==> zinc: inputs <==
==> flow/design.v <==
module PWM_duty_cycle (
    input clk,            
    input rst,            
    input pwm_in,         
    output reg [7:0] duty_cycle   
);
    reg [15:0] high_count, total_count;   
    reg pwm_prev;        
    reg update_flag;     
    reg first_period;    
    always @(posedge clk or posedge rst) begin
        if (rst) begin
            high_count <= 0;
            total_count <= 0;
            duty_cycle <= 0;
            pwm_prev <= 0;
            update_flag <= 0;
            first_period <= 1;   
        end else begin
            total_count <= total_count + 1;
            if (pwm_in) high_count <= high_count + 1;
            if (pwm_prev && ~pwm_in) begin
                if (!first_period && total_count > 0) begin
                    duty_cycle <= (high_count * 100) / total_count;   
                end
                first_period <= 0;   
                high_count <= 0;
                total_count <= 0;
            end
            pwm_prev <= pwm_in;   
        end
    end
endmodule
==> flow/run.sh <==
#!/bin/bash
# the make line also repeats each setting of config.mk as NAME=value (left out here)
make -C /OpenROAD-flow-scripts/flow DESIGN_CONFIG=/design/flow/config.mk WORK_HOME=/design/flow/orfs CLKGATE_MAP_FILE= finish
==> flow/config.mk <==
export PLATFORM = sky130hd
export DESIGN_NAME = PWM_duty_cycle
export DESIGN_NICKNAME = PWM_duty_cycle
export VERILOG_FILES = /design/flow/design.v
export SDC_FILE = /design/flow/constraint.sdc
export NUM_CORES = 4
export LEC_CHECK = 0
export CAP_MARGIN = 20
export CELL_PAD_IN_SITES_DETAIL_PLACEMENT = 1
export CELL_PAD_IN_SITES_GLOBAL_PLACEMENT = 2
export CORE_ASPECT_RATIO = 0.66
export CORE_MARGIN = 2
export CORE_UTILIZATION = 52
export CTS_CLUSTER_SIZE = 65
export GPL_ROUTABILITY_DRIVEN = 0
export MIN_ROUTING_LAYER = met2
export PLACE_DENSITY_LB_ADDON = 0.09
export SETUP_SLACK_MARGIN = 0.82
export SLEW_MARGIN = 20
==> flow/constraint.sdc <==
create_clock -name core_clock -period 179.0 [get_ports {clk}]
set_input_delay 35.8000 -clock core_clock [delete_from_list [all_inputs] [get_ports {clk}]]
set_output_delay 35.8000 -clock core_clock [all_outputs]
set_load 0.01 [all_outputs]
==> inputs of amber, as changes to zinc <==
- ABC_AREA: not set -> 1
- CELL_PAD_IN_SITES_DETAIL_PLACEMENT: 1 -> not set
- CELL_PAD_IN_SITES_GLOBAL_PLACEMENT: 2 -> not set
- CORE_ASPECT_RATIO: 0.66 -> not set
- CORE_UTILIZATION: 52 -> 72
- CTS_CLUSTER_SIZE: 65 -> not set
- GPL_ROUTABILITY_DRIVEN: 0 -> not set
- MIN_ROUTING_LAYER: met2 -> not set
- PLACE_DENSITY: not set -> 0.38
- PLACE_DENSITY_LB_ADDON: 0.09 -> not set
- SETUP_SLACK_MARGIN: 0.82 -> not set
- TNS_END_PERCENT: not set -> 10
==> flow/constraint.sdc (replaced) <==
create_clock -name core_clock -period 65.2 [get_ports {clk}]
set_input_delay 13.0400 -clock core_clock [delete_from_list [all_inputs] [get_ports {clk}]]
set_output_delay 13.0400 -clock core_clock [all_outputs]
set_load 0.01 [all_outputs]
==> impl_metrics.toml <==
# flow metrics
[outcome]
error_line = "[ERROR FLW-0024] Place density exceeds 1.0 (current PLACE_DENSITY_LB_ADDON =  0.09). Please check if the value of  PLACE_DENSITY_LB_ADDON is between 0 and 0.99."
status = "aborted with a tool error"
stop_stage = "global placement without I/O (3_1_place_gp_skip_io)"

[yosys]
ys_sh_adder_pct = 14.6

[floorplan]
initCoreUtil_pct = 52.7
die_w_um = 346
Source of the figures above: zinc

==> impl_metrics.toml <==
# yosys + openroad results
[floorplan]
initCoreUtil_pct = 73.1

[yosys]
netlist_top_cells_area = "nand2_1 15%, ha_1 13%, inv_1 7.7%"

[cells_and_area]
seq_area_um2 = 1060

[outcome]
status = "finished with violations"
violatedChecks = "setup timing"

[timing]
finalSetupViolCount = 1
holdWs_ns = 0.459
setup_slack_ns = -0.0843
Source of the figures above: amber



==> inputs of lagoon <==
RTL: the design.v shown in full above, as it stands there.
export LEC_CHECK = 0
export ABC_AREA = 1
export CAP_MARGIN = 20
export CORE_MARGIN = 2
export CORE_UTILIZATION = 72
export CTS_CLUSTER_DIAMETER = 255
export CTS_CLUSTER_SIZE = 98
export PLACE_DENSITY = 0.42
export SLEW_MARGIN = 20
export TNS_END_PERCENT = 20
create_clock -name core_clock -period 65.2 [get_ports {clk}]
run.sh (not shown) runs the stock make flow with config.mk's settings and CLKGATE_MAP_FILE=.
==> inputs of quartz, as changes to lagoon <==
==> flow/config.mk (replaced) <==
export PLATFORM = sky130hd
export DESIGN_NAME = PWM_duty_cycle
export DESIGN_NICKNAME = PWM_duty_cycle
export VERILOG_FILES = /design/flow/design.v
export SDC_FILE = /design/flow/constraint.sdc
export NUM_CORES = 4
export LEC_CHECK = 0
export ABC_AREA = 0
export CAP_MARGIN = 15
export CORE_MARGIN = 2
export CORE_UTILIZATION = 72
export CTS_CLUSTER_DIAMETER = 75
export CTS_CLUSTER_SIZE = 72
export HOLD_SLACK_MARGIN = -0.1
export SETUP_SLACK_MARGIN = 3.08
export SLEW_MARGIN = 20
==> flow/constraint.sdc (replaced) <==
create_clock -name core_clock -period 46.2 [get_ports {clk}]
set_input_delay 9.2400 -clock core_clock [delete_from_list [all_inputs] [get_ports {clk}]]
set_output_delay 9.2400 -clock core_clock [all_outputs]
set_load 0.01 [all_outputs]
==> comparison table <==
| quantity | lagoon | quartz |
|---|---|---|
| Outcome | finished with violations | stopped before the end |
| Failing step | - | 3_5_place_dp |
| Reasons for failing layout checks | negative setup slack | - |
| Net count entering floorplan | 7588 | 6069 |
| Die boundary width | 246 um | 240 um |
| Synth Area per Inst | 5.94 um2 | 7.14 um2 |
| Synth top cell by count | nand2_1 | nor2_1 |
| Pre-Place Util | 73.1% | 72.7% |
| Synthesis area per yosys | 0.0423 mm2 | 0.0400 mm2 |
| Last weighted congestion value of the routability-driven placer | 1.04 | 1.15 |
| Yosys top cell by area | nand2_1 | ha_1 |
| Standard cell core area | 0.0579 mm2 | 0.0551 mm2 |
| Adder Area Share | 13.8% | 14.6% |
| Total standard cell area after synthesis | 0.0423 mm2 | 0.0400 mm2 |
| Xor+xnor area frac | 9.01% | 11.4% |
| Fraction of synthesized cell area taken by the top area cell type | 14.7% | 14.0% |
